==> design/flow/design.v <==
module flopr(clock, reset, d, q);
    parameter WIDTH = 8;
    input clock; 
    input reset;
    input [WIDTH-1:0] d; 
    output reg [WIDTH-1:0] q;   
    always @(posedge clock, posedge reset)
        if (reset)
            q <= 0;
        else 
            q <= d;
endmodule
module adder(a, b, sum);
    input [31:0] a;
    input [31:0] b;
    output [31:0] sum;
    assign sum = a + b;
endmodule
module mux2(d0, d1, s, y);
    parameter WIDTH = 8;
    input [WIDTH-1:0] d0; 
    input [WIDTH-1:0] d1;
    input s;
    output [WIDTH-1:0] y;
    assign y = s ? d1 : d0;
endmodule
module mux3(d0, d1, d2, s, y);
    parameter WIDTH = 8;
    input [WIDTH-1:0] d0; 
    input [WIDTH-1:0] d1;
    input [WIDTH-1:0] d2;
    input [1:0] s;
    output [WIDTH-1:0] y;
    assign y = s[1] ? d2 : (s[0] ? d1 : d0);
endmodule
module mux8(d0, d1, d2, d3, d4, d5, d6, d7, s, y);
    parameter WIDTH = 8;
    input [WIDTH-1:0] d0;
    input [WIDTH-1:0] d1;
    input [WIDTH-1:0] d2;
    input [WIDTH-1:0] d3;
    input [WIDTH-1:0] d4;
    input [WIDTH-1:0] d5;
    input [WIDTH-1:0] d6;
    input [WIDTH-1:0] d7;
    input [2:0] s;
    output reg [WIDTH-1:0] y;
    always @*
        begin
            case(s)
                3'b000: y = d0;
                3'b001: y = d1;
                3'b010: y = d2;
                3'b011: y = d3;
                3'b100: y = d4;
                3'b101: y = d5;
                3'b110: y = d6;
                3'b111: y = d7;
                default: y = d0;
            endcase
        end
endmodule
module regfile(clock, write_enable, address_read_1, address_read_2, address_write, write_data, read_data_1, read_data_2);
    input clock;
    input write_enable;
    input [4:0] address_read_1;
    input [4:0] address_read_2;
    input [4:0] address_write;
    input [31:0] write_data;
    output [31:0] read_data_1;
    output [31:0] read_data_2;
    reg [31:0] registers[31:0];
    always @(posedge clock)
        begin
            if (write_enable) 
                registers[address_write] <= write_data;
        end
    assign read_data_1 = (address_read_1 != 0) ? registers[address_read_1] : 0;  
    assign read_data_2 = (address_read_2 != 0) ? registers[address_read_2] : 0;  
endmodule
module generate_immediate(instruction, immediate);
    input [31:0] instruction;
    output reg [31:0] immediate;
    always @*
        begin
            case(instruction[6:0])
                7'b0000011,                                                                                                      
                7'b0010011,                                                                                                      
                7'b1100111: immediate = {{20{instruction[31]}}, instruction[31:20]};                                             
                7'b0100011: immediate = {{20{instruction[31]}}, instruction[31:25], instruction[11:7]};                          
                7'b1100011: immediate = {{20{instruction[31]}}, instruction[7], instruction[30:25],  instruction[11:8], 1'b0};   
                7'b1101111: immediate = {{12{instruction[31]}}, instruction[19:12], instruction[20], instruction[30:21], 1'b0};  
                7'b0110111,                                                                                                      
                7'b0010111: immediate = {instruction[31:12], 12'b0};                                                             
                default: immediate = 32'bx;  
            endcase
        end
endmodule
module alu(src_A, src_B, ALU_control, ALU_result, zero);
    input [31:0] src_A;
    input [31:0] src_B;
    input [3:0] ALU_control;
    output reg [31:0] ALU_result;
    output zero;
    always @*
        case(ALU_control)
            4'b0000: ALU_result <= src_A + src_B;  
            4'b0001: ALU_result <= src_A - src_B;  
            4'b0010: ALU_result <= src_A & src_B;  
            4'b0011: ALU_result <= src_A | src_B;  
            4'b0100: ALU_result <= src_A ^ src_B;  
            4'b0101: ALU_result <= ($signed(src_A) < $signed(src_B)) ? 1 : 0;  
            4'b0110: ALU_result <= ($unsigned(src_A) < $unsigned(src_B)) ? 1 : 0;  
            4'b0111: ALU_result <= $signed(src_A) >>> src_B[4:0];  
            4'b1000: ALU_result <= $signed(src_A) >> src_B[4:0];  
            4'b1001: ALU_result <= $signed(src_A) << src_B[4:0];  
            default: ALU_result <= 32'd0;  
        endcase
    assign zero = (ALU_result == 0) ? 1 : 0;  
endmodule
module select_read(funct3, read_data_in, read_data_out);
    input [2:0] funct3;
    input [31:0] read_data_in;
    output reg [31:0] read_data_out;
    always @*
        begin
            case(funct3)
                3'b000: read_data_out = {{24{read_data_in[7]}}, read_data_in[7:0]};      
                3'b001: read_data_out = {{16{read_data_in[15]}}, read_data_in[15:0]};    
                3'b010: read_data_out = read_data_in;                                    
                3'b100: read_data_out = {24'b0, read_data_in[7:0]};                      
                3'b101: read_data_out = {16'b0, read_data_in[15:0]};                     
                default: read_data_out = 32'bx;  
            endcase
        end
endmodule
module main_decoder(opcode, funct3, reg_write, ALU_select, memory_control, result_select, branch, ALU_op, jump);
    input [6:0] opcode;
    input [2:0] funct3;
    output reg_write;
    output ALU_select;
    output [3:0] memory_control;
    output [2:0] result_select;
    output branch;
    output [1:0] ALU_op;
    output jump;
    reg [12:0] controls;
    assign {reg_write, ALU_select, memory_control, result_select, branch, ALU_op, jump} = controls;   
    always @*
        case(opcode)      
            7'b0000011:                                          
                case(funct3)
                    3'b000: controls = 13'b1_1_0010_001_0_00_0;      
                    3'b001: controls = 13'b1_1_0100_001_0_00_0;      
                    3'b010: controls = 13'b1_1_0000_001_0_00_0;      
                    3'b100: controls = 13'b1_1_1010_001_0_00_0;      
                    3'b101: controls = 13'b1_1_1100_001_0_00_0;      
                    default: controls = 13'bx_x_x_xxxx_xxx_xx_x;     
                endcase
            7'b0100011:
                case(funct3)
                    3'b000: controls = 13'b0_1_0011_000_0_00_0;      
                    3'b001: controls = 13'b0_1_0101_000_0_00_0;      
                    3'b010: controls = 13'b0_1_0001_000_0_00_0;      
                    default: controls = 13'bx_x_x_xxxx_xxx_xx_x;     
                endcase
            7'b0110011: controls = 13'b1_0_0000_000_0_10_0;          
            7'b0010111: controls = 13'b1_0_0000_100_0_00_0;          
            7'b0110111: controls = 13'b1_0_0000_011_0_00_0;          
            7'b1100011: controls = 13'b0_0_0000_000_1_01_0;          
            7'b0010011: controls = 13'b1_1_0000_000_0_10_0;          
            7'b1100111: controls = 13'b1_1_0000_010_0_00_1;          
            7'b1101111: controls = 13'b1_0_0000_010_0_00_1;          
            default:    controls = 13'bx_x_xxxx_xxx_x_xx_x;          
        endcase
endmodule
module alu_decoder(opcode_b5, funct3, funct7b5, ALU_op, ALU_control);
    input opcode_b5;
    input [2:0] funct3;
    input funct7b5;
    input [1:0] ALU_op;
    output reg [3:0] ALU_control;
    wire R_type_subtract;
    wire shift_arithemetic;
    assign R_type_subtract = funct7b5 & opcode_b5;  
    assign shift_arithemetic = funct7b5;  
    always @*
        case(ALU_op)
            2'b00: ALU_control = 3'b000;  
            2'b01:
                case(funct3)
                    3'b000: ALU_control = 4'b0001;  
                    3'b001: ALU_control = 4'b0001;  
                    3'b100: ALU_control = 4'b0101;  
                    3'b101: ALU_control = 4'b0101;  
                    3'b110: ALU_control = 4'b0110;  
                    3'b111: ALU_control = 4'b0110;  
                    default: ALU_control = 4'bxxxx;  
                endcase
            default:
                case(funct3)  
                    3'b000: 
                        begin
                            if (R_type_subtract)
                                ALU_control = 3'b001;  
                            else
                                ALU_control = 3'b000;  
                        end
                    3'b001: ALU_control = 4'b1001;  
                    3'b010: ALU_control = 4'b0101;  
                    3'b011: ALU_control = 4'b0110;  
                    3'b100: ALU_control = 4'b0100;  
                    3'b101:
                        begin
                            if(shift_arithemetic)
                                ALU_control = 4'b0111;  
                            else
                                ALU_control = 4'b1000;  
                        end
                    3'b110: ALU_control = 4'b0011;  
                    3'b111: ALU_control = 4'b0010;  
                    default: ALU_control = 4'bxxxx;  
                endcase
        endcase
endmodule
module controller(opcode, funct3, funct7b5, zero, result_select, memory_control, PC_select, ALU_select, reg_write, jump, ALU_control);
    input [6:0] opcode;
    input [2:0] funct3;  
    input funct7b5;
    input zero;
    output [2:0] result_select;
    output [3:0] memory_control;
    output reg [1:0] PC_select;
    output ALU_select;
    output reg_write;
    output jump;
    output [3:0] ALU_control;
    wire [1:0] ALU_op;
    wire branch;
    main_decoder main_decoder
    (
        opcode,              
        funct3,              
        reg_write,           
        ALU_select,          
        memory_control,      
        result_select,       
        branch,              
        ALU_op,              
        jump                 
    );
    alu_decoder alu_decoder
    (
        opcode[5],       
        funct3,          
        funct7b5,        
        ALU_op,          
        ALU_control      
    );
    always @*
        if(jump)
            case(opcode[3])
                1'b0: PC_select = 2'b10;             
                1'b1: PC_select = 2'b01;             
                default: PC_select = 2'b01;
            endcase
        else
            case(funct3)
                3'b000: PC_select = branch & zero;    
                3'b001: PC_select = branch & ~zero;   
                3'b100: PC_select = branch & ~zero;   
                3'b101: PC_select = branch & zero;    
                3'b110: PC_select = branch & ~zero;   
                3'b111: PC_select = branch & zero;    
                default: PC_select = 2'b00;
            endcase           
endmodule
module datapath(clock, reset, result_select, PC_select, ALU_select, reg_write, ALU_control, instruction, read_data, zero, PC, ALU_result, write_data);
    input clock;
    input reset;
    input [2:0] result_select;
    input [1:0] PC_select;
    input ALU_select;
    input reg_write;
    input [3:0] ALU_control;
    input [31:0] instruction;
    input [31:0] read_data;
    output zero;
    output [31:0] PC;
    output [31:0] ALU_result;
    output [31:0] write_data;
    wire [31:0] PC_next;
    wire [31:0] PC_plus4;
    wire [31:0] PC_target;
    wire [31:0] immediate;
    wire [31:0] src_A;
    wire [31:0] src_B;
    wire [31:0] read_data_out;
    wire [31:0] result;
    flopr #(32) pc_reg(clock, reset, PC_next, PC);
    adder pc_add4(PC, 32'd4, PC_plus4);
    adder pc_addbranch(PC, immediate, PC_target);
    mux3 #(32) pc_mux(PC_plus4, PC_target, ALU_result, PC_select, PC_next);
    regfile regfile(clock, reg_write, instruction[19:15], instruction[24:20], instruction[11:7], result, src_A, write_data);
    generate_immediate generate_immediate(instruction, immediate);
    mux2 #(32) src_B_mux(write_data, immediate, ALU_select, src_B);
    alu alu(src_A, src_B, ALU_control, ALU_result, zero);
    select_read select_read(instruction[14:12], read_data, read_data_out);
    mux8 #(32) result_mux(ALU_result, read_data_out, PC_plus4, immediate, PC_target, 32'hxxxxxxxx, 32'hxxxxxxxx, 32'hxxxxxxxx, result_select, result);
endmodule
module cpu(clock, reset, instruction, read_data, memory_control, PC, ALU_result, write_data);
    input clock;
    input reset;
    input [31:0] instruction;
    input [31:0] read_data;
    output [3:0] memory_control;
    output [31:0] PC;
    output [31:0] ALU_result;
    output [31:0] write_data;
    wire [1:0] PC_select;
    wire ALU_select; 
    wire reg_write;
    wire jump;
    wire zero;
    wire [2:0] result_select;
    wire [3:0] ALU_control;
    controller controller
    (
        instruction[6:0],        
        instruction[14:12],      
        instruction[30],         
        zero,                    
        result_select,           
        memory_control,          
        PC_select,               
        ALU_select,              
        reg_write,               
        jump,                    
        ALU_control              
    );
    datapath datapath
    (
        clock,                   
        reset,                   
        result_select,           
        PC_select,               
        ALU_select,              
        reg_write,               
        ALU_control,             
        instruction,             
        read_data,               
        zero,                    
        PC,                      
        ALU_result,              
        write_data               
    );
endmodule
==> design/flow/run.sh <==
#!/bin/bash
# the make line also repeats each setting of config.mk as NAME=value (left out here)
make -C /OpenROAD-flow-scripts/flow DESIGN_CONFIG=/design/flow/config.mk WORK_HOME=/design/flow/orfs CLKGATE_MAP_FILE= finish
==> design/flow/config.mk <==
export PLATFORM = sky130hd
export DESIGN_NAME = cpu
export DESIGN_NICKNAME = cpu
export VERILOG_FILES = /design/flow/design.v
export SDC_FILE = /design/flow/constraint.sdc
export NUM_CORES = 4
export LEC_CHECK = 0
export CAP_MARGIN = 20
export CELL_PAD_IN_SITES_GLOBAL_PLACEMENT = 1
export CORE_ASPECT_RATIO = 1.57
export CORE_MARGIN = 9
export CORE_UTILIZATION = 17
export CTS_CLUSTER_SIZE = 30
export GPL_ROUTABILITY_DRIVEN = 0
export GPL_TIMING_DRIVEN = 0
export MIN_ROUTING_LAYER = met1
export SETUP_SLACK_MARGIN = 0.9
export SLEW_MARGIN = 35
==> design/flow/constraint.sdc <==
create_clock -name core_clock -period 11.3 [get_ports {clock}]
set_input_delay 2.2600 -clock core_clock [delete_from_list [all_inputs] [get_ports {clock}]]
set_output_delay 2.2600 -clock core_clock [all_outputs]
set_load 0.01 [all_outputs]
==> flow_summary.yaml, run 1 <==
# flow metrics
status:
  outcome: "timing/DRC/antenna clean"
sta:
  tns_ns: 0
  setup_viol: 0
  period_used_pct: 97.4
  fin_crit_ns: 11.00
  fin_ws_ns: 0.297
  fin_skew_ns: 0.0723
  worst_pin_slew_ns: 1.08
  maxSlewHeadroom_pct: 27.8
  rsz0062_at_grt: "yes"
  fmax_ghz: 0.0909
  finalMaxSlewViolations: 0
  finalHoldViolations: 0
yosys:
  synth_area_um2: 62900
  aoi_share_pct: 11.9
  synthSimpleGateAreaFrac_pct: 7.74
  ys_sh_xor_pct: 0.919
  synth_chip_area_um2: 62900
  ys_warn_count: 9
  ff_type: "edfxtp_1"
  synth_cell_types: 119
  synth.avg_cell_area_um2: 13.8
  ys_ff: 1056
  async_reset_ff_share_pct: 3.03
  logic_family: "multiplexers"
  ys_seq_share_pct: 50.1
  ys_sh_mux_pct: 23.0
  synth.top_cell.area_share_pct: 48.9
  top_cells_by_area: "edfxtp_1 49%, mux4_2 19%, mux2i_1 2.8%"
  fp_nets: 4776
  edf_count: 1024
  yosys-top-cells-count: "1024 x edfxtp_1, 534 x mux4_2, 303 x nor2_1"
  post-synth-top-area-cell: "edfxtp_1"
  yosys_cells: 4575
  synthCells: 4575
  fa_ha_area_share_pct: 2.72
  synth_top_cell_by_count: "edfxtp_1"
detailed_routing:
  final_antenna_net_count: 0
  wire_per_inst_um: 35.8
  wl_um: 367000
  vias: 53600
  dr.first_iter.drc_count: 8025
  route.detailed.drc: 0
  via_per_inst: 5.23
  dr.pass1.iters: 11
min_path:
  whs_endpoint: "datapath.pc_reg.q[31]"
  hp-class: "reg -> reg"
  min_path_cells: 2
  worstHoldStart: "datapath.pc_reg.q[31]"
setup_path:
  endpoint: "ALU_result[29]"
  end_kind: "output pin"
  crit_start: "instruction[5]"
  cp.depth: 21
  rr_startpoint: "datapath.regfile.registers[23][1]"
  cp_data_arrival_time_ns: 8.74
  startpoint_type: "input port"
  cp.required_ns: 9.04
  worstPathMaxFanout: 11
  r2r_end: "datapath.pc_reg.q[14]"
  reg2reg_depth: 36
  ff2ff_setup_slack_ns: 2.50
  slowest_stage: "a311oi_4"
  slowest_delay_ns: 0.60
  crit_buf_inv: 8
  path_delay_family: "AND-OR/OR-AND gates"
  critPathKind: "in -> out"
  critical_path.cell_chain: "buf_2 > or3b_1 > clkbuf_2 > nor2_4 > nor2_1 > a221o_2 > nand2_8 > buf_12 > buf_2 > buf_4 > buf_4 > clkbuf_4 > mux2i_4 > mux2_2 > nor2_1 > a311oi_4 > nor3_1 > o21ai_0 > o2111ai_1 > a211o_4 > buf_6"
flow_run:
  warnings: 97
  drv_cap: 0
clocking:
  cts-root-buf: "clkbuf_16"
  htreeDepth: 3
  clock_path_buffers: 3
  cts_buffers: 92
  clk_pin_slew_ns: 0.08
  cts_tree: "built"
  worstSkewPairLatency_ns: 0.74
  ctsHoldBuffers: 0
  clock-sinks: 1056
pwr:
  switching_share_pct: 36.4
  combinationalPowerShare_pct: 35.4
  p_switching_mw: 4.57
  clock_power_mw: 3.47
  p_int_mw: 7.97
  p_seq_share_pct: 37.0
  power_density_nw_per_um2: 147
  power_mw: 12.5
  powerSeq_mw: 4.64
  p_leak_nw: 28.2
  maxPowerGroup: "registers"
  pwr-share-clk_pct: 27.7
  comb_power_mw: 4.43
  vdd_drop_max_mv: 0.126
floorplan:
  die_h_um: 780
  die_w_um: 504
  die-area_um2: 393000
  io_pins: 166
  fp.coreArea_um2: 368000
  fp_util_pct: 17.1
  row_count: 279
placed_design:
  io_buffers: 152
  post-dp-hpwl_um: 272000
  place_ws_ns: -4.58
global_routing:
  grt.total_usage_pct: 17.9
  overflow: 0
  grt_max_degree: 33
  grt_pass1_wl_um: 483000
  antenna_found_initial: 36
  first_global_vias: 52800
finish:
  syn_to_final_growth_pct: 35.4
  fin_util_pct: 23.1
  nets: 5441
## repair_timing
item / in CTS / in global routing
pin swaps: 99 / 73
endpoints found under the setup margin: 1028 / 63
gates resized: 802 / 229
buffers inserted: 123 / 81
cloned: 2 / 1
## per-stage QoR
step           hold WS (ns)  cell area [µm²]  cells
2_1_floorplan         0.638            62900   4575
3_3_place_gp          0.659            70600   9644
3_5_place_dp          0.675            75900   9849
4_1_cts               0.689            83400  10100
5_1_grt               0.718            85100  10200
6_report              0.718            85200  10300
## layout make-up
type                            count  area, µm²
Antenna cell                       25       62.6
Buffer                            356       3680
Fill cell                       38400     283000
Inverter                          132        529
Clock buffer                      105       2350
Timing Repair Buffer              571       8010
Sequential cell                  1056      31600
Multi-Input combinational cell   3031      32000
Tap cell                         4917       6150
Clock inverter                     66        836
## routing by layer
layer	wire length, µm	global-route usage (%)
met1	104000	16.4
met2	168000	29.0
met3	41400	6.51
met4	54100	19.6
met5	131	0.159
==> inputs of run 2 (changes only) <==
Settings changed: CELL_PAD_IN_SITES_GLOBAL_PLACEMENT 1 to not set, CORE_ASPECT_RATIO 1.57 to not set, CORE_MARGIN 9 to 8, CORE_UTILIZATION 17 to 22, CTS_CLUSTER_SIZE 30 to 57, GPL_ROUTABILITY_DRIVEN 0 to not set, GPL_TIMING_DRIVEN 0 to not set, MIN_ROUTING_LAYER met1 to not set, PLACE_DENSITY_LB_ADDON set to 0.08, SETUP_SLACK_MARGIN 0.9 to not set, SLEW_MARGIN 35 to 0, TNS_END_PERCENT set to 60.
Clock period 11.3 ns to 12.8 ns, I/O delays scaled along.
==> flow_summary.yaml, run 2 <==
# flow metrics
yosys:
  ys_seq_share_pct: 50.1
  ys_ff: 1056
  ys_warn_count: 9
  yosys-top-cells-count: "1024 x edfxtp_1, 534 x mux4_2, 303 x nor2_1"
  synth_area_um2: 62900
  post-synth-top-area-cell: "edfxtp_1"
  ff_type: "edfxtp_1"
  synth_top_cell_by_count: "edfxtp_1"
  async_reset_ff_share_pct: 3.03
  fa_ha_area_share_pct: 2.72
  logic_family: "multiplexers"
  ys_sh_xor_pct: 0.919
  edf_count: 1024
  top_cells_by_area: "edfxtp_1 49%, mux4_2 19%, mux2i_1 2.8%"
  yosys_cells: 4575
  synth.avg_cell_area_um2: 13.8
  synthSimpleGateAreaFrac_pct: 7.74
  ys_sh_mux_pct: 23.0
  synthCells: 4575
  synth_cell_types: 119
  aoi_share_pct: 11.9
  fp_nets: 4776
  synth.top_cell.area_share_pct: 48.9
  synth_chip_area_um2: 62900
detailed_routing:
  via_per_inst: 5.29
  route.detailed.drc: 0
  wire_per_inst_um: 36.2
  dr.pass1.iters: 5
  final_antenna_net_count: 0
  vias: 45900
  dr.first_iter.drc_count: 4542
  wl_um: 314000
setup_path:
  endpoint: "ALU_result[31]"
  startpoint_type: "input port"
  slowest_delay_ns: 0.67
  ff2ff_setup_slack_ns: 3.46
  rr_startpoint: "datapath.regfile.registers[19][6]"
  cp.depth: 22
  path_delay_family: "buffers and inverters"
  end_kind: "output pin"
  worstPathMaxFanout: 46
  critPathKind: "in -> out"
  reg2reg_depth: 26
  r2r_end: "datapath.pc_reg.q[28]"
  cp_data_arrival_time_ns: 9.82
  slowest_stage: "nor4_1"
  crit_buf_inv: 8
  crit_top_cell: "a21oi_1"
  critical_path.cell_chain: "buf_8 > buf_12 > buf_6 > mux4_2 > mux4_2 > mux2i_1 > buf_4 > nor2_1 > a21oi_1 > buf_4 > ha_1 > inv_1 > a21o_1 > a21oi_1 > nor2_1 > o21ai_0 > a21oi_1 > nor4_1 > o21ai_0 > nor3_1 > inv_1 > clkdlybuf4s50_1"
  crit_start: "instruction[20]"
  cp.required_ns: 10.24
pwr:
  clock_power_mw: 3.69
  pwr-share-clk_pct: 34.2
  powerSeq_mw: 4.09
  maxPowerGroup: "registers"
  p_seq_share_pct: 37.9
  combinationalPowerShare_pct: 27.9
  p_switching_mw: 3.60
  p_leak_nw: 24.7
  comb_power_mw: 3.00
  p_int_mw: 7.18
  power_density_nw_per_um2: 144
  switching_share_pct: 33.4
  vdd_drop_max_mv: 0.0931
  power_mw: 10.8
sta:
  fin_crit_ns: 12.38
  worst_pin_slew_ns: 1.27
  rsz0062_at_grt: "no"
  finalMaxSlewViolations: 0
  tns_ns: 0
  maxSlewHeadroom_pct: 15.5
  finalHoldViolations: 0
  period_used_pct: 96.7
  fin_skew_ns: 0.0751
  setup_viol: 0
  fmax_ghz: 0.0808
floorplan:
  io_pins: 166
  fp_util_pct: 22.1
  die-area_um2: 303000
  die_w_um: 551
  die_h_um: 551
  fp.coreArea_um2: 285000
  row_count: 196
status:
  outcome: "timing/DRC/antenna clean"
global_routing:
  grt_max_degree: 85
  first_global_vias: 46400
  antenna_found_initial: 22
  grt_pass1_wl_um: 423000
  overflow: 0
  grt.total_usage_pct: 20.1
flow_run:
  warnings: 95
  drv_cap: 0
placed_design:
  io_buffers: 165
  post-dp-hpwl_um: 214000
  routabilityCongestion: 0.905
min_path:
  hp-class: "reg -> reg"
  min_path_cells: 1
  whs_endpoint: "datapath.pc_reg.q[0]"
  worstHoldStart: "datapath.pc_reg.q[0]"
clocking:
  clock_path_buffers: 4
  clock-sinks: 1056
  cts_buffers: 141
  cts_tree: "built"
  ctsHoldBuffers: 0
  cts-root-buf: "clkbuf_16"
  worstSkewPairLatency_ns: 0.82
  htreeDepth: 4
  clk_pin_slew_ns: 0.06
finish:
  nets: 5023
  syn_to_final_growth_pct: 18.8
  fin_util_pct: 26.2
  fillers: 29300
==> run 2: routing by layer <==
metal  vias up  wire length (µm)  part of all wire [%]  GRT usage (%)
li1      19200                 -                     -              -
met1     24700            137000                    44           27.0
met2      1666            151000                    48           34.1
met3       354             15700                   5.0           2.34
met5         -                 0                     0              0
met4         0             10400                   3.3           5.92
==> run 2: per-stage QoR <==
stage	std cells	hold WS [ns]	setup WS (ns)	cell area, µm²
after floorplan	4575	0.638	1.60	62900
after global placement	8435	0.662	0.250	70500
after detailed placement	8441	0.651	0.275	70600
after CTS	8672	0.662	0.251	74700
after global routing	8673	0.685	0.0499	74700
final	8677	0.680	0.420	74700
==> run 2: cell type report <==
class,count,area (µm²),share of cell area [%]
diodes,5,12.5,0.0167
clock buffers,170,3700,4.95
clock inverters,61,399,0.534
inverters,132,504,0.675
multi-input cells,3031,29600,39.7
flip-flops and latches,1056,31600,42.2
well taps,3762,4710,6.30
repair buffers,460,4220,5.64
==> run 2: what timing repair did <==
item	in CTS	in global routing
setup buffers	0	0
setup endpoints to repair	0	1
gates resized	0	2
==> inputs of run 3 (changes only) <==
Settings changed: CAP_MARGIN 20 to 25, CELL_PAD_IN_SITES_DETAIL_PLACEMENT set to 2, CELL_PAD_IN_SITES_GLOBAL_PLACEMENT set to 1, CORE_ASPECT_RATIO set to 1.37, CORE_MARGIN 8 to 2, CORE_UTILIZATION 22 to 63, CTS_CLUSTER_SIZE 57 to not set, GPL_TIMING_DRIVEN set to 0, HOLD_SLACK_MARGIN set to 0.27, MAX_ROUTING_LAYER set to met5, MIN_ROUTING_LAYER set to met2, PLACE_DENSITY set to 0.42, PLACE_DENSITY_LB_ADDON 0.08 to not set, SETUP_SLACK_MARGIN set to -1.36, SLEW_MARGIN 0 to 25, TNS_END_PERCENT 60 to not set.
Clock period 12.8 ns to 18.3 ns, I/O delays scaled along.
==> flow_summary.yaml, run 3 <==
# implementation run metrics
yosys:
  synth.avg_cell_area_um2: 13.8
  logic_family: "multiplexers"
  post-synth-top-area-cell: "edfxtp_1"
  synth_chip_area_um2: 62900
  synthCells: 4575
  async_reset_ff_share_pct: 3.03
  synth_area_um2: 62900
  fp_nets: 4776
  edf_count: 1024
  ys_sh_mux_pct: 23.0
  ys_sh_xor_pct: 0.919
  synthSimpleGateAreaFrac_pct: 7.74
  yosys-top-cells-count: "1024 x edfxtp_1, 534 x mux4_2, 303 x nor2_1"
  ys_seq_share_pct: 50.1
  ff_type: "edfxtp_1"
  ys_ff: 1056
  top_cells_by_area: "edfxtp_1 49%, mux4_2 19%, mux2i_1 2.8%"
  aoi_share_pct: 11.9
  synth.top_cell.area_share_pct: 48.9
  yosys_cells: 4575
  ys_warn_count: 9
  synth_cell_types: 119
  synth_top_cell_by_count: "edfxtp_1"
  fa_ha_area_share_pct: 2.72
floorplan:
  die_w_um: 274
  fp.coreArea_um2: 99000
  die-area_um2: 102000
  fp_util_pct: 63.6
  io_pins: 166
  die_h_um: 374
  row_count: 135
placed_design:
  routabilityCongestion: 1.42
  io_buffers: 152
status:
  outcome: "aborted with a tool error"
  stop_stage: "3_5_place_dp"
  error: "Error: detail_place.tcl, 38 bad optional access"
## run 3: through the flow
step	power, mW	area [µm²]	std cells
3_3_place_gp	4.86	66100	6028
2_1_floorplan	4.02	62900	4575
==> inputs of run 4 (changes only) <==
Settings changed: CAP_MARGIN 25 to 20, CELL_PAD_IN_SITES_DETAIL_PLACEMENT 2 to 0, CELL_PAD_IN_SITES_GLOBAL_PLACEMENT 1 to not set, CORE_ASPECT_RATIO 1.37 to not set, CORE_UTILIZATION 63 to 61, CTS_CLUSTER_SIZE set to 59, GPL_TIMING_DRIVEN 0 to 1, HOLD_SLACK_MARGIN 0.27 to 0.29, MAX_ROUTING_LAYER met5 to met4, MIN_ROUTING_LAYER met2 to not set, PLACE_DENSITY 0.42 to not set, PLACE_DENSITY_LB_ADDON set to 0.05, SETUP_SLACK_MARGIN -1.36 to -0.48, SLEW_MARGIN 25 to 20, TNS_END_PERCENT set to 15.
Clock period 18.3 ns to 6.09 ns, I/O delays scaled along.
==> flow_summary.yaml, run 4 <==
# implementation run metrics
status:
  outcome: "aborted with a tool error"
  stop_stage: "5_1_grt"
  error: "[ERROR GRT-0232] Routing congestion too high. Check the congestion heatmap in the GUI."
global_routing:
  overflow: 209
  grt.total_usage_pct: 85.7
placed_design:
  place_ws_ns: -2.88
  post_dp_cell_area_um2: 75400
  io_buffers: 165
  routabilityCongestion: 1.10
  dp.cells: 6945
  post-dp-hpwl_um: 201000
yosys:
  yosys-top-cells-count: "1024 x edfxtp_1, 534 x mux4_2, 303 x nor2_1"
  async_reset_ff_share_pct: 3.03
  yosys_cells: 4575
  ys_sh_mux_pct: 23.0
  ys_ff: 1056
  fa_ha_area_share_pct: 2.72
  synth_top_cell_by_count: "edfxtp_1"
  synth.top_cell.area_share_pct: 48.9
  synth.avg_cell_area_um2: 13.8
  ys_warn_count: 9
  ys_sh_xor_pct: 0.919
  synthCells: 4575
  synth_area_um2: 62900
  ys_seq_share_pct: 50.1
  post-synth-top-area-cell: "edfxtp_1"
  aoi_share_pct: 11.9
  logic_family: "multiplexers"
  synthSimpleGateAreaFrac_pct: 7.74
  ff_type: "edfxtp_1"
  top_cells_by_area: "edfxtp_1 49%, mux4_2 19%, mux2i_1 2.8%"
  fp_nets: 4776
  synth_cell_types: 119
  edf_count: 1024
  synth_chip_area_um2: 62900
floorplan:
  fp.coreArea_um2: 102000
  die_h_um: 325
  io_pins: 166
  die_w_um: 325
  die-area_um2: 106000
  row_count: 117
  fp_util_pct: 61.7
clocking:
  clock_path_buffers: 3
  cts_buffers: 102
  clock-sinks: 1056
  htreeDepth: 3
  cts-root-buf: "clkbuf_16"
==> run 4: stage by stage <==
step           setup TNS, ns  power, mW
3_3_place_gp        -1051.01       16.2
4_1_cts              -212.71       23.5
3_5_place_dp        -1151.45       16.3
2_1_floorplan        -737.73       12.2
==> run 4: timing repair <==
action	CTS
buffers inserted	89
pin swaps	115
cloned	12
setup endpoints to repair	352
resized	503
hold buffers	0
==> run 4: routing by layer <==
| metal | GRT overflow | global-route usage, % |
|---|---|---|
| met5 | - | - |
| met2 | 62 | 94.3 |
| met3 | 39 | 76.7 |
| met1 | 34 | 86.1 |
| met4 | 74 | 80.7 |
==> inputs of run 5 (changes only) <==
Settings changed: CORE_UTILIZATION 61 to 70, CTS_CLUSTER_SIZE 59 to 29, HOLD_SLACK_MARGIN 0.29 to not set, PLACE_DENSITY_LB_ADDON 0.05 to 0.01, SETUP_SLACK_MARGIN -0.48 to not set.
Clock period 6.09 ns to 8.0 ns, I/O delays scaled along.
==> flow_summary.yaml, run 5 <==
# implementation run metrics
placed_design:
  routabilityCongestion: 1.16
  post-dp-hpwl_um: 200000
  io_buffers: 165
  dp.cells: 6534
yosys:
  yosys_cells: 4575
  synth_top_cell_by_count: "edfxtp_1"
  synth.avg_cell_area_um2: 13.8
  fp_nets: 4776
  ff_type: "edfxtp_1"
  synthCells: 4575
  async_reset_ff_share_pct: 3.03
  yosys-top-cells-count: "1024 x edfxtp_1, 534 x mux4_2, 303 x nor2_1"
  synthSimpleGateAreaFrac_pct: 7.74
  ys_seq_share_pct: 50.1
  ys_sh_mux_pct: 23.0
  synth.top_cell.area_share_pct: 48.9
  logic_family: "multiplexers"
  ys_warn_count: 9
  synth_chip_area_um2: 62900
  synth_cell_types: 119
  ys_ff: 1056
  edf_count: 1024
  ys_sh_xor_pct: 0.919
  top_cells_by_area: "edfxtp_1 49%, mux4_2 19%, mux2i_1 2.8%"
  aoi_share_pct: 11.9
  fa_ha_area_share_pct: 2.72
  synth_area_um2: 62900
  post-synth-top-area-cell: "edfxtp_1"
global_routing:
  grt.total_usage_pct: 102
  overflow: 4508
floorplan:
  die-area_um2: 92300
  fp_util_pct: 70.9
  io_pins: 166
  die_w_um: 304
  die_h_um: 304
  row_count: 109
  fp.coreArea_um2: 88800
clocking:
  ctsHoldBuffers: 0
  cts-root-buf: "clkbuf_16"
  clock_path_buffers: 3
  cts_buffers: 102
  htreeDepth: 3
  clock-sinks: 1056
status:
  stop_stage: "5_1_grt"
  error: "[ERROR GRT-0116] Global routing finished with congestion. Check the congestion regions in the DRC Viewer."
  outcome: "aborted with a tool error"
run 5: through the flow:
stage          utilization [%]  worst slack (ns)  TNS (ns)  cell area (µm²)  power, mW
2_1_floorplan                -            -0.544    -15.87            63500       9.27
3_3_place_gp              82.6             -1.35    -60.86            73400       11.6
3_5_place_dp              82.7             -1.80   -121.91            73400       11.9
4_1_cts                   90.5            -0.690    -20.25            80300       17.8
run 5: repair_timing:
item	in CTS
resized	456
setup endpoints to repair	160
gates cloned	10
setup buffers	158
pin swaps	128
run 5: metal layers:
metal  GRT usage [%]  GRT overflow
met4             101           868
met1            99.4           782
met2             109          2062
met3            96.2           796
met5               -             -
==> inputs of run 6 (changes only) <==
Settings changed: CORE_UTILIZATION 70 to 58, CTS_CLUSTER_SIZE 29 to 56, PLACE_DENSITY_LB_ADDON 0.01 to 0.04, SETUP_SLACK_MARGIN set to 1.74.
Clock period 8.0 ns to 6.09 ns, I/O delays scaled along.
==> flow_summary.yaml, run 6 <==
# implementation run metrics
yosys:
  async_reset_ff_share_pct: 3.03
  ff_type: "edfxtp_1"
  aoi_share_pct: 11.9
  yosys_cells: 4575
  synthCells: 4575
  synth_cell_types: 119
  synth_area_um2: 62900
  top_cells_by_area: "edfxtp_1 49%, mux4_2 19%, mux2i_1 2.8%"
  ys_warn_count: 9
  ys_sh_xor_pct: 0.919
  synth_top_cell_by_count: "edfxtp_1"
  ys_seq_share_pct: 50.1
  post-synth-top-area-cell: "edfxtp_1"
  ys_sh_mux_pct: 23.0
  synthSimpleGateAreaFrac_pct: 7.74
  synth_chip_area_um2: 62900
  logic_family: "multiplexers"
  fa_ha_area_share_pct: 2.72
  edf_count: 1024
  yosys-top-cells-count: "1024 x edfxtp_1, 534 x mux4_2, 303 x nor2_1"
  synth.avg_cell_area_um2: 13.8
  fp_nets: 4776
  ys_ff: 1056
  synth.top_cell.area_share_pct: 48.9
placed_design:
  routabilityCongestion: 1.07
  post_dp_cell_area_um2: 75500
  place_ws_ns: -3.52
  io_buffers: 165
  post-dp-hpwl_um: 195000
clocking:
  cts-root-buf: "clkbuf_16"
  htreeDepth: 3
  clock-sinks: 1056
  ctsHoldBuffers: 0
  clock_path_buffers: 3
  cts_buffers: 104
floorplan:
  fp.coreArea_um2: 107000
  row_count: 120
  die_w_um: 333
  die-area_um2: 111000
  fp_util_pct: 58.6
  io_pins: 166
  die_h_um: 333
status:
  outcome: "aborted with a tool error"
  stop_stage: "5_1_grt"
  error: "[ERROR GRT-0232] Routing congestion too high. Check the congestion heatmap in the GUI."
global_routing:
  grt.total_usage_pct: 73.4
  overflow: 1
run 6: through the flow:
step	hold WS [ns]	TNS [ns]	power, mW	cells
floorplan	0.638	-737.73	12.2	4575
CTS	0.717	-277.36	23.4	7262
global placement	0.709	-1329.17	16.1	6984
detailed placement	0.706	-1383.98	16.2	6984
run 6: timing repair:
item	in CTS
gates cloned	11
resized	427
setup buffers	79
pin swaps	121
endpoints found under the setup margin	1124
run 6: per-layer routing:
metal  overflow  GRT usage, %
met5          -             -
met1          0          72.4
met2          1          86.5
met3          0          58.1
met4          0          72.7
==> inputs of run 7 (changes only) <==
Settings changed: CORE_UTILIZATION 58 to 60, CTS_CLUSTER_SIZE 56 to 59, HOLD_SLACK_MARGIN set to -0.09, PLACE_DENSITY_LB_ADDON 0.04 to 0.16, SETUP_SLACK_MARGIN 1.74 to -0.48.
==> flow_summary.yaml, run 7 <==
# implementation run metrics
floorplan:
  row_count: 118
  fp_util_pct: 60.6
  io_pins: 166
  die-area_um2: 107000
  die_h_um: 328
  fp.coreArea_um2: 104000
  die_w_um: 328
yosys:
  synth.avg_cell_area_um2: 13.8
  ys_sh_mux_pct: 23.0
  ys_warn_count: 9
  synth.top_cell.area_share_pct: 48.9
  fp_nets: 4776
  synth_top_cell_by_count: "edfxtp_1"
  ff_type: "edfxtp_1"
  async_reset_ff_share_pct: 3.03
  synthCells: 4575
  logic_family: "multiplexers"
  edf_count: 1024
  yosys_cells: 4575
  ys_seq_share_pct: 50.1
  synthSimpleGateAreaFrac_pct: 7.74
  aoi_share_pct: 11.9
  fa_ha_area_share_pct: 2.72
  ys_sh_xor_pct: 0.919
  top_cells_by_area: "edfxtp_1 49%, mux4_2 19%, mux2i_1 2.8%"
  ys_ff: 1056
  yosys-top-cells-count: "1024 x edfxtp_1, 534 x mux4_2, 303 x nor2_1"
  synth_area_um2: 62900
  post-synth-top-area-cell: "edfxtp_1"
  synth_cell_types: 119
  synth_chip_area_um2: 62900
placed_design:
  dp.cells: 6937
  place_ws_ns: -3.00
  routabilityCongestion: 1.08
  post-dp-hpwl_um: 180000
  io_buffers: 165
  post_dp_cell_area_um2: 75100
status:
  outcome: "aborted with a tool error"
  stop_stage: "5_1_grt"
clocking:
  htreeDepth: 3
  ctsHoldBuffers: 0
  cts_buffers: 101
  cts-root-buf: "clkbuf_16"
  clock_path_buffers: 3
  clock-sinks: 1056
==> run 7: through the flow <==
step / hold slack (ns) / total power, mW / utilization [%]
detailed placement: 0.695 / 16.1 / 72.4
CTS: 0.732 / 23.3 / 80.1
floorplan: 0.638 / 12.2 / -
global placement: 0.681 / 16.0 / 72.4
==> run 7: timing repair <==
| item | 4_1_cts |
|---|---|
| setup buffers | 192 |
| gates cloned | 24 |
| endpoints found under the setup margin | 398 |
| resized | 670 |
| pin swaps | 179 |
==> inputs of run 8 (changes only) <==
Settings changed: ABC_AREA set to 1, CAP_MARGIN 20 to 5, CELL_PAD_IN_SITES_DETAIL_PLACEMENT 0 to 1, CELL_PAD_IN_SITES_GLOBAL_PLACEMENT set to 2, CORE_UTILIZATION 60 to 62, CTS_CLUSTER_DIAMETER set to 132, CTS_CLUSTER_SIZE 59 to not set, GPL_ROUTABILITY_DRIVEN set to 1, GPL_TIMING_DRIVEN 1 to not set, HOLD_SLACK_MARGIN -0.09 to not set, PLACE_DENSITY_LB_ADDON 0.16 to 0.23, SETUP_SLACK_MARGIN -0.48 to 3.07, SLEW_MARGIN 20 to 30, TNS_END_PERCENT 15 to not set.
Clock period 6.09 ns to 14.7 ns, I/O delays scaled along.
==> flow_summary.yaml, run 8 <==
# implementation run metrics
status:
  outcome: "aborted with a tool error"
  stop_stage: "3_1_place_gp_skip_io"
  error: "[ERROR FLW-0024] Place density exceeds 1.0 (current PLACE_DENSITY_LB_ADDON =  0.23). Please check if the value of  PLACE_DENSITY_LB_ADDON is between 0 and 0.99."
yosys:
  ys_sh_mux_pct: 0.294
  yosys-top-cells-count: "1241 x nor2_1, 1209 x nand2_1, 1046 x o21ai_0"
  top_cells_by_area: "edfxtp_1 48%, o21ai_0 8.1%, nor2_1 7.2%"
  ys_seq_share_pct: 48.8
  post-synth-top-area-cell: "edfxtp_1"
  ys_sh_xor_pct: 0.772
  edf_count: 1024
  yosys_cells: 7791
  fa_ha_area_share_pct: 2.65
  synth.avg_cell_area_um2: 8.30
  logic_family: "simple AND/OR/NAND/NOR gates"
  async_reset_ff_share_pct: 3.03
  synth_area_um2: 64700
  synth_chip_area_um2: 64700
  synthCells: 7791
  synth_cell_types: 69
  ys_warn_count: 9
  ff_type: "edfxtp_1"
  synth_top_cell_by_count: "nor2_1"
  ys_ff: 1056
  aoi_share_pct: 17.9
  synth.top_cell.area_share_pct: 47.5
  synthSimpleGateAreaFrac_pct: 23.1
  fp_nets: 7992
floorplan:
  fp_util_pct: 62.5
  die-area_um2: 107000
  die_h_um: 327
  die_w_um: 327
  fp.coreArea_um2: 103000
  row_count: 118
==> inputs of run 9 (changes only) <==
Settings changed: ABC_AREA 1 to not set, CAP_MARGIN 5 to 20, CELL_PAD_IN_SITES_DETAIL_PLACEMENT 1 to not set, CELL_PAD_IN_SITES_GLOBAL_PLACEMENT 2 to not set, CORE_UTILIZATION 62 to 72, CTS_CLUSTER_DIAMETER 132 to 400, GPL_ROUTABILITY_DRIVEN 1 to not set, MAX_ROUTING_LAYER met4 to not set, PLACE_DENSITY set to 0.42, PLACE_DENSITY_LB_ADDON 0.23 to not set, SETUP_SLACK_MARGIN 3.07 to not set, SLEW_MARGIN 30 to 20.
Clock period 14.7 ns to 3.34 ns, I/O delays scaled along.
==> flow_summary.yaml, run 9 <==
# implementation run metrics
floorplan:
  die_h_um: 300
  die_w_um: 300
  fp_util_pct: 72.6
  row_count: 108
  die-area_um2: 89800
  fp.coreArea_um2: 86600
  io_pins: 166
yosys:
  ys_warn_count: 9
  edf_count: 1024
  synth_top_cell_by_count: "edfxtp_1"
  synthSimpleGateAreaFrac_pct: 7.74
  logic_family: "multiplexers"
  async_reset_ff_share_pct: 3.03
  synth.avg_cell_area_um2: 13.8
  synth_chip_area_um2: 62900
  ys_sh_mux_pct: 23.0
  aoi_share_pct: 11.9
  fp_nets: 4776
  fa_ha_area_share_pct: 2.72
  post-synth-top-area-cell: "edfxtp_1"
  ys_seq_share_pct: 50.1
  synth_area_um2: 62900
  synth_cell_types: 119
  synth.top_cell.area_share_pct: 48.9
  synthCells: 4575
  yosys-top-cells-count: "1024 x edfxtp_1, 534 x mux4_2, 303 x nor2_1"
  ff_type: "edfxtp_1"
  yosys_cells: 4575
  top_cells_by_area: "edfxtp_1 49%, mux4_2 19%, mux2i_1 2.8%"
  ys_ff: 1056
  ys_sh_xor_pct: 0.919
status:
  outcome: "aborted with a tool error"
  error: "[ERROR DPL-0033] detailed placement checks failed during check placement."
  stop_stage: "3_5_place_dp"
placed_design:
  routabilityCongestion: 1.22
  io_buffers: 165
[run 9: per-stage QoR]
step	power, mW	setup TNS, ns	instances	cell area [µm²]	worst slack (ns)
3_3_place_gp	29.2	-3334.81	6784	75900	-4.85
2_1_floorplan	22.2	-3053.29	4575	63500	-4.27
==> inputs of run 10 (changes only) <==
Settings changed: CORE_UTILIZATION 72 to 9, CTS_CLUSTER_DIAMETER 400 to not set, PLACE_DENSITY 0.42 to not set.
Clock period 3.34 ns to 12.1 ns, I/O delays scaled along.
==> flow_summary.yaml, run 10 <==
# flow metrics
floorplan:
  die-area_um2: 706000
  die_w_um: 840
  die_h_um: 840
  io_pins: 166
  fp_util_pct: 9.02
  fp.coreArea_um2: 698000
  row_count: 307
pwr:
  p_leak_nw: 24.6
  p_switching_mw: 3.76
  p_seq_share_pct: 39.3
  power_density_nw_per_um2: 137
  p_int_mw: 7.36
  combinationalPowerShare_pct: 29.6
  clock_power_mw: 3.46
  maxPowerGroup: "registers"
  pwr-share-clk_pct: 31.1
  comb_power_mw: 3.29
  switching_share_pct: 33.8
  powerSeq_mw: 4.37
  power_mw: 11.1
  vdd_drop_max_mv: 0.108
setup_path:
  cp.depth: 27
  crit_top_cell: "buf_4"
  cp.required_ns: 9.68
  crit_buf_inv: 7
  startpoint_type: "input port"
  slowest_delay_ns: 0.53
  r2r_end: "datapath.pc_reg.q[6]"
  cp_data_arrival_time_ns: 9.28
  endpoint: "ALU_result[30]"
  crit_start: "instruction[20]"
  ff2ff_setup_slack_ns: 2.47
  rr_startpoint: "datapath.regfile.registers[2][6]"
  worstPathMaxFanout: 42
  slowest_stage: "mux4_2"
  path_delay_family: "AND-OR/OR-AND gates"
  reg2reg_depth: 29
  critPathKind: "in -> out"
  end_kind: "output pin"
yosys:
  ys_ff: 1056
  synth_top_cell_by_count: "edfxtp_1"
  aoi_share_pct: 11.9
  ff_type: "edfxtp_1"
  logic_family: "multiplexers"
  fa_ha_area_share_pct: 2.72
  yosys_cells: 4575
  synthSimpleGateAreaFrac_pct: 7.74
  post-synth-top-area-cell: "edfxtp_1"
  top_cells_by_area: "edfxtp_1 49%, mux4_2 19%, mux2i_1 2.8%"
  edf_count: 1024
  synth.top_cell.area_share_pct: 48.9
  ys_warn_count: 9
  ys_sh_xor_pct: 0.919
  synth_area_um2: 62900
  synth.avg_cell_area_um2: 13.8
  synth_cell_types: 119
  ys_seq_share_pct: 50.1
  fp_nets: 4776
  synth_chip_area_um2: 62900
  ys_sh_mux_pct: 23.0
  yosys-top-cells-count: "1024 x edfxtp_1, 534 x mux4_2, 303 x nor2_1"
  async_reset_ff_share_pct: 3.03
  synthCells: 4575
clocking:
  cts-root-buf: "clkbuf_16"
  ctsHoldBuffers: 0
  htreeDepth: 3
  cts_tree: "built"
  clk_pin_slew_ns: 0.07
  worstSkewPairLatency_ns: 0.73
  cts_buffers: 105
  clock-sinks: 1056
  clock_path_buffers: 3
sta:
  fmax_ghz: 0.0855
  tns_ns: 0
  period_used_pct: 96.7
  maxSlewHeadroom_pct: 15.5
  finalMaxSlewViolations: 0
  fin_crit_ns: 11.70
  setup_viol: 0
  rsz0062_at_grt: "no"
  worst_pin_slew_ns: 1.26
  finalHoldViolations: 0
  holdWs_ns: 0.735
  fin_skew_ns: 0.0375
global_routing:
  grt_pass1_wl_um: 389000
  overflow: 0
  grt.total_usage_pct: 7.77
  grt_max_degree: 86
  first_global_vias: 45900
  antenna_found_initial: 51
finish:
  logic_area_um2: 29600
  flop_area_um2: 31600
  fin_util_pct: 11.7
  syn_to_final_growth_pct: 29.4
  fillers: 78900
  nets: 5040
  stdcell_area_um2: 81400
flow_run:
  drv_cap: 0
  warnings: 95
min_path:
  worstHoldStart: "datapath.pc_reg.q[31]"
  whs_endpoint: "datapath.pc_reg.q[31]"
  hp-class: "reg -> reg"
  min_path_cells: 2
placed_design:
  post_dp_cell_area_um2: 77700
  io_buffers: 165
  post-dp-hpwl_um: 203000
  routabilityCongestion: 0.978
detailed_routing:
  final_antenna_net_count: 0
  vias: 48500
  dr.pass1.iters: 7
  wire_per_inst_um: 20.4
  dr.first_iter.drc_count: 7117
  via_per_inst: 3.41
  route.detailed.drc: 0
  wl_um: 290000
status:
  outcome: "timing/DRC/antenna clean"
## run 10: area by class of cell
type	count	share of cell area, %
diodes	7	0.0215
clock buffers	121	3.38
clock inverters	78	1.08
inverters	132	0.618
multi-input cells	3031	36.4
flip-flops and latches	1056	38.8
well taps	9270	14.2
repair buffers	513	5.52
## run 10: timing repair
action | CTS | global route
buffers inserted | 0 | 0
endpoints found under the setup margin | 2 | 5
endpoints found under the hold margin | 0 | 0
resized | 2 | 5
pin swaps | 0 | 0
## run 10: layer usage
| metal | up-vias | track usage [%] | part of all wire [%] |
|---|---|---|---|
| met5 | - | 0 | 0.015 |
| met4 | 8 | 3.07 | 4.7 |
| met3 | 645 | 2.10 | 12 |
| met2 | 3524 | 12.4 | 45 |
| met1 | 25100 | 9.93 | 38 |
| li1 | 19200 | - | - |
## run 10: per-stage QoR
stage | worst slack (ns) | instances
2_1_floorplan | 1.18 | 4575
4_1_cts | 0.0374 | 14200
6_report | 0.402 | 14200
3_3_place_gp | -0.398 | 14000
3_5_place_dp | -0.288 | 14000
5_1_grt | 0.0126 | 14200
==> inputs of run 11 (changes only) <==
Settings changed: CELL_PAD_IN_SITES_DETAIL_PLACEMENT set to 1, CORE_UTILIZATION 9 to 55, CTS_CLUSTER_DIAMETER set to 285, CTS_CLUSTER_SIZE set to 65, GPL_ROUTABILITY_DRIVEN set to 0, GPL_TIMING_DRIVEN set to 0, MIN_ROUTING_LAYER set to met1, PLACE_DENSITY_LB_ADDON set to 0.25, SETUP_SLACK_MARGIN set to 2.73.
Clock period 12.1 ns to 11.2 ns, I/O delays scaled along.
==> flow_summary.yaml, run 11 <==
# implementation run metrics
floorplan:
  io_pins: 166
  die_h_um: 342
  fp_util_pct: 55.2
  fp.coreArea_um2: 114000
  die_w_um: 342
  row_count: 124
  die-area_um2: 117000
yosys:
  aoi_share_pct: 11.9
  ys_ff: 1056
  yosys_cells: 4575
  synthSimpleGateAreaFrac_pct: 7.74
  fa_ha_area_share_pct: 2.72
  synth_area_um2: 62900
  edf_count: 1024
  ys_sh_xor_pct: 0.919
  top_cells_by_area: "edfxtp_1 49%, mux4_2 19%, mux2i_1 2.8%"
  post-synth-top-area-cell: "edfxtp_1"
  logic_family: "multiplexers"
  ys_warn_count: 9
  synth_top_cell_by_count: "edfxtp_1"
  synth.top_cell.area_share_pct: 48.9
  fp_nets: 4776
  synth.avg_cell_area_um2: 13.8
  ys_seq_share_pct: 50.1
  synth_cell_types: 119
  yosys-top-cells-count: "1024 x edfxtp_1, 534 x mux4_2, 303 x nor2_1"
  async_reset_ff_share_pct: 3.03
  ys_sh_mux_pct: 23.0
  ff_type: "edfxtp_1"
  synth_chip_area_um2: 62900
  synthCells: 4575
clocking:
  cts_buffers: 20
  htreeDepth: 1
  cts-root-buf: "clkbuf_16"
  clock-sinks: 1056
  clock_path_buffers: 3
  ctsHoldBuffers: 0
status:
  outcome: "aborted with a tool error"
  error: "[ERROR GRT-0116] Global routing finished with congestion. Check the congestion regions in the DRC Viewer."
  stop_stage: "5_1_grt"
placed_design:
  io_buffers: 152
  post-dp-hpwl_um: 228000
  dp.cells: 6344
  place_ws_ns: -2.57
global_routing:
  overflow: 363
  grt.total_usage_pct: 72.6
[run 11: stage by stage]
stage / instance area (µm²) / hold WS [ns]
floorplan: 63800 / 0.638
detailed placement: 70000 / 0.707
global placement: 67200 / 0.671
CTS: 75200 / 0.749
[run 11: per-layer routing]
metal / GRT usage (%) / overflow
met2: 85.2 / 165
met4: 67.1 / 164
met5: 38.0 / 2
met3: 63.2 / 15
met1: 73.1 / 17
[run 11: timing repair]
item                                    in CTS
pin swaps                                  122
gates cloned                                 3
resized                                    737
buffers inserted                           215
endpoints found under the setup margin    1115
==> inputs of run 12 (changes only) <==
Settings changed: CELL_PAD_IN_SITES_DETAIL_PLACEMENT 1 to not set, CORE_ASPECT_RATIO set to 0.89, CORE_UTILIZATION 55 to 57, CTS_CLUSTER_DIAMETER 285 to not set, CTS_CLUSTER_SIZE 65 to not set, GPL_ROUTABILITY_DRIVEN 0 to not set, GPL_TIMING_DRIVEN 0 to not set, MIN_ROUTING_LAYER met1 to not set, PLACE_DENSITY_LB_ADDON 0.25 to 0.05, SETUP_SLACK_MARGIN 2.73 to 1.48.
Clock period 11.2 ns to 6.09 ns, I/O delays scaled along.
==> flow_summary.yaml, run 12 <==
# flow metrics
flow_run:
  drv_cap: 0
  warnings: 99
yosys:
  synth_top_cell_by_count: "edfxtp_1"
  synth_chip_area_um2: 62900
  synth.avg_cell_area_um2: 13.8
  ys_sh_xor_pct: 0.919
  logic_family: "multiplexers"
  ys_sh_mux_pct: 23.0
  fp_nets: 4776
  post-synth-top-area-cell: "edfxtp_1"
  ys_warn_count: 9
  synth_area_um2: 62900
  synth_cell_types: 119
  synthCells: 4575
  top_cells_by_area: "edfxtp_1 49%, mux4_2 19%, mux2i_1 2.8%"
  yosys_cells: 4575
  ff_type: "edfxtp_1"
  synthSimpleGateAreaFrac_pct: 7.74
  yosys-top-cells-count: "1024 x edfxtp_1, 534 x mux4_2, 303 x nor2_1"
  async_reset_ff_share_pct: 3.03
  ys_ff: 1056
  fa_ha_area_share_pct: 2.72
  synth.top_cell.area_share_pct: 48.9
  aoi_share_pct: 11.9
  edf_count: 1024
  ys_seq_share_pct: 50.1
sta:
  maxSlewHeadroom_pct: 21.5
  tns_ns: -298.55
  holdWs_ns: 0.708
  finalHoldViolations: 0
  fin_crit_ns: 7.92
  rsz0062_at_grt: "yes"
  setup_viol: 640
  finalMaxSlewViolations: 0
  fin_skew_ns: 0.0628
  fin_ws_ns: -1.83
  worst_pin_slew_ns: 1.18
  period_used_pct: 130
  fmax_ghz: 0.126
detailed_routing:
  wl_um: 283000
  dr.pass1.iters: 9
  final_antenna_net_count: 0
  dr.first_iter.drc_count: 9497
  route.detailed.drc: 0
  vias: 55600
  wire_per_inst_um: 37.6
  via_per_inst: 7.38
min_path:
  whs_endpoint: "datapath.pc_reg.q[31]"
  min_path_cells: 2
  worstHoldStart: "datapath.pc_reg.q[31]"
  hp-class: "reg -> reg"
floorplan:
  die-area_um2: 113000
  die_w_um: 356
  row_count: 114
  io_pins: 166
  fp_util_pct: 57.7
  die_h_um: 317
  fp.coreArea_um2: 109000
setup_path:
  r2r_end: "datapath.pc_reg.q[6]"
  cp.required_ns: 6.70
  worstPathMaxFanout: 8
  endpoint: "datapath.pc_reg.q[6]"
  crit_buf_inv: 14
  startpoint_type: "input port"
  end_kind: "flip-flop"
  cp_data_arrival_time_ns: 8.53
  path_delay_family: "simple AND/OR/NAND/NOR gates"
  crit_start: "instruction[20]"
  crit_top_cell: "buf_6"
  critPathKind: "in -> reg"
  rr_startpoint: "datapath.regfile.registers[16][6]"
  cp.depth: 35
  reg2reg_depth: 38
  slowest_delay_ns: 0.57
  slowest_stage: "mux2i_4"
  ff2ff_setup_slack_ns: -1.50
global_routing:
  antenna_found_initial: 20
  grt_max_degree: 90
  first_global_vias: 53600
  grt.total_usage_pct: 48.8
  grt_pass1_wl_um: 391000
  overflow: 0
finish:
  stdcell_area_um2: 85100
  fillers: 6393
  syn_to_final_growth_pct: 35.3
  nets: 6190
clocking:
  worstSkewPairLatency_ns: 0.75
  clock_path_buffers: 3
  ctsHoldBuffers: 0
  cts_buffers: 101
  htreeDepth: 3
  clk_pin_slew_ns: 0.06
  clock-sinks: 1056
  cts-root-buf: "clkbuf_16"
  cts_tree: "built"
placed_design:
  post_dp_cell_area_um2: 75800
  post-dp-hpwl_um: 180000
  io_buffers: 165
  routabilityCongestion: 1.12
pwr:
  p_int_mw: 15.9
  power_density_nw_per_um2: 281
  powerSeq_mw: 8.62
  maxPowerGroup: "combinational logic"
  p_seq_share_pct: 36.0
  vdd_drop_max_mv: 0.365
  pwr-share-clk_pct: 26.1
  clock_power_mw: 6.25
  combinationalPowerShare_pct: 37.9
  comb_power_mw: 9.06
  switching_share_pct: 33.5
  p_leak_nw: 31.6
  p_switching_mw: 8.01
status:
  so_faults: "negative setup slack"
  outcome: "finished with violations"
[run 12: layer usage]
| layer | GRT usage, % | routed length, µm | vias to the layer above |
|---|---|---|---|
| met5 | 0 | 115 | - |
| li1 | - | - | 21600 |
| met1 | 64.0 | 93500 | 27200 |
| met2 | 69.3 | 120000 | 5452 |
| met4 | 30.0 | 23200 | 16 |
| met3 | 18.1 | 46700 | 1341 |
[run 12: area by class of cell]
type                       count  area, µm²  area share [%]
antenna                        9       22.5          0.0265
clock buffer                 116       2610            3.06
clock inverter                75        574           0.675
inverter                     132        517           0.607
multi-input combinational   3038      32200            37.8
sequential                  1056      31600            37.1
tap                         1450       1810            2.13
timing repair buffer        1660      15800            18.6
[run 12: timing repair]
item	CTS	global route
pin swaps	181	168
gates cloned	26	4
hold endpoints to repair	0	0
setup endpoints to repair	1123	1123
buffers inserted	165	87
gates resized	607	243
[run 12: stage by stage]
stage | total power [mW] | std cells | util [%] | worst slack (ns)
floorplan | 12.2 | 4575 | - | -2.07
global placement | 16.0 | 7052 | 69.5 | -2.68
detailed placement | 16.1 | 7052 | 69.5 | -2.86
CTS | 23.0 | 7434 | 76.3 | -1.59
global route | 24.4 | 7532 | 78.1 | -1.95
finish | 23.9 | 7536 | 78.1 | -1.83
==> inputs of run 13 (changes only) <==
Settings changed: CORE_ASPECT_RATIO 0.89 to not set, CORE_UTILIZATION 57 to 61, CTS_CLUSTER_SIZE set to 50, HOLD_SLACK_MARGIN set to 0.3, PLACE_DENSITY_LB_ADDON 0.05 to not set, SETUP_SLACK_MARGIN 1.48 to -0.54.
Clock period 6.09 ns to 6.34 ns, I/O delays scaled along.
==> flow_summary.yaml, run 13 <==
# implementation run metrics
status:
  outcome: "aborted with a tool error"
  stop_stage: "5_1_grt"
  error: "[ERROR GRT-0232] Routing congestion too high. Check the congestion heatmap in the GUI."
yosys:
  synth_top_cell_by_count: "edfxtp_1"
  synth_cell_types: 119
  synth.top_cell.area_share_pct: 48.9
  ys_sh_mux_pct: 23.0
  edf_count: 1024
  logic_family: "multiplexers"
  ff_type: "edfxtp_1"
  aoi_share_pct: 11.9
  fp_nets: 4776
  post-synth-top-area-cell: "edfxtp_1"
  yosys_cells: 4575
  ys_sh_xor_pct: 0.919
  synth.avg_cell_area_um2: 13.8
  synth_chip_area_um2: 62900
  top_cells_by_area: "edfxtp_1 49%, mux4_2 19%, mux2i_1 2.8%"
  fa_ha_area_share_pct: 2.72
  ys_seq_share_pct: 50.1
  synthSimpleGateAreaFrac_pct: 7.74
  async_reset_ff_share_pct: 3.03
  synth_area_um2: 62900
  synthCells: 4575
  ys_ff: 1056
  ys_warn_count: 9
  yosys-top-cells-count: "1024 x edfxtp_1, 534 x mux4_2, 303 x nor2_1"
global_routing:
  overflow: 66
  grt.total_usage_pct: 82.9
floorplan:
  die_w_um: 325
  die_h_um: 325
  io_pins: 166
  die-area_um2: 106000
  fp_util_pct: 61.7
  fp.coreArea_um2: 102000
  row_count: 117
clocking:
  cts_buffers: 102
  cts-root-buf: "clkbuf_16"
  clock-sinks: 1056
  htreeDepth: 3
  clock_path_buffers: 3
  ctsHoldBuffers: 0
placed_design:
  place_ws_ns: -2.76
  routabilityCongestion: 1.05
  post-dp-hpwl_um: 195000
  io_buffers: 165
[run 13: repair_timing]
item                       4_1_cts
gates cloned                    20
pin swaps                      193
buffers inserted               162
resized                        717
setup endpoints to repair      296
[run 13: per-layer routing]
| layer | global-route usage [%] | GRT overflow |
|---|---|---|
| met3 | 74.6 | 5 |
| met5 | 58.3 | 2 |
| met2 | 93.2 | 30 |
| met1 | 82.7 | 4 |
| met4 | 80.2 | 25 |
[run 13: per-stage QoR]
| step | instance area, µm² | util (%) | std cells | hold WS (ns) |
|---|---|---|---|---|
| after detailed placement | 74700 | 73.2 | 6874 | 0.713 |
| after floorplan | 63600 | - | 4575 | 0.638 |
| after global placement | 74700 | 73.2 | 6874 | 0.719 |
| after CTS | 82500 | 80.9 | 7205 | 0.738 |
==> inputs of run 14 (changes only) <==
Settings changed: CELL_PAD_IN_SITES_DETAIL_PLACEMENT set to 0, CORE_UTILIZATION 61 to 60, CTS_CLUSTER_SIZE 50 to 63, GPL_TIMING_DRIVEN set to 1, HOLD_SLACK_MARGIN 0.3 to not set, MAX_ROUTING_LAYER set to met4, PLACE_DENSITY_LB_ADDON set to 0.17, SETUP_SLACK_MARGIN -0.54 to -0.56, TNS_END_PERCENT set to 15.
Clock period 6.34 ns to 6.09 ns, I/O delays scaled along.
==> flow_summary.yaml, run 14 <==
# implementation run metrics
status:
  outcome: "aborted with a tool error"
  stop_stage: "5_1_grt"
  error: "[ERROR GRT-0232] Routing congestion too high. Check the congestion heatmap in the GUI."
yosys:
  post-synth-top-area-cell: "edfxtp_1"
  synth.avg_cell_area_um2: 13.8
  synth_area_um2: 62900
  ys_sh_xor_pct: 0.919
  fp_nets: 4776
  synth_cell_types: 119
  ys_warn_count: 9
  ys_sh_mux_pct: 23.0
  ys_ff: 1056
  synthCells: 4575
  async_reset_ff_share_pct: 3.03
  synthSimpleGateAreaFrac_pct: 7.74
  aoi_share_pct: 11.9
  top_cells_by_area: "edfxtp_1 49%, mux4_2 19%, mux2i_1 2.8%"
  yosys-top-cells-count: "1024 x edfxtp_1, 534 x mux4_2, 303 x nor2_1"
  fa_ha_area_share_pct: 2.72
  ff_type: "edfxtp_1"
  ys_seq_share_pct: 50.1
  synth.top_cell.area_share_pct: 48.9
  yosys_cells: 4575
  synth_chip_area_um2: 62900
  synth_top_cell_by_count: "edfxtp_1"
  edf_count: 1024
  logic_family: "multiplexers"
floorplan:
  fp_util_pct: 60.6
  die-area_um2: 107000
  die_w_um: 328
  io_pins: 166
  row_count: 118
  fp.coreArea_um2: 104000
  die_h_um: 328
global_routing:
  overflow: 59
  grt.total_usage_pct: 81.8
clocking:
  cts-root-buf: "clkbuf_16"
  clock-sinks: 1056
  clock_path_buffers: 3
  cts_buffers: 102
  htreeDepth: 3
placed_design:
  routabilityCongestion: 1.09
  place_ws_ns: -2.71
  io_buffers: 165
  post-dp-hpwl_um: 193000
-- run 14: per-layer routing --
metal | GRT overflow | track usage, %
met5 | - | -
met4 | 23 | 76.9
met3 | 6 | 71.1
met2 | 26 | 92.6
met1 | 4 | 81.5
-- run 14: repair_timing --
item / CTS
setup buffers: 188
hold buffers: 0
setup endpoints to repair: 384
cloned: 23
pin swaps: 202
resized: 693
-- run 14: per-stage QoR --
step	utilization (%)	instances	hold slack (ns)	cell area (µm²)
2_1_floorplan	-	4575	0.638	63600
3_3_place_gp	72.5	6936	0.729	75200
3_5_place_dp	72.5	6937	0.742	75200
4_1_cts	80.2	7301	0.772	83300
Power is estimated from default activity; no workload was simulated.
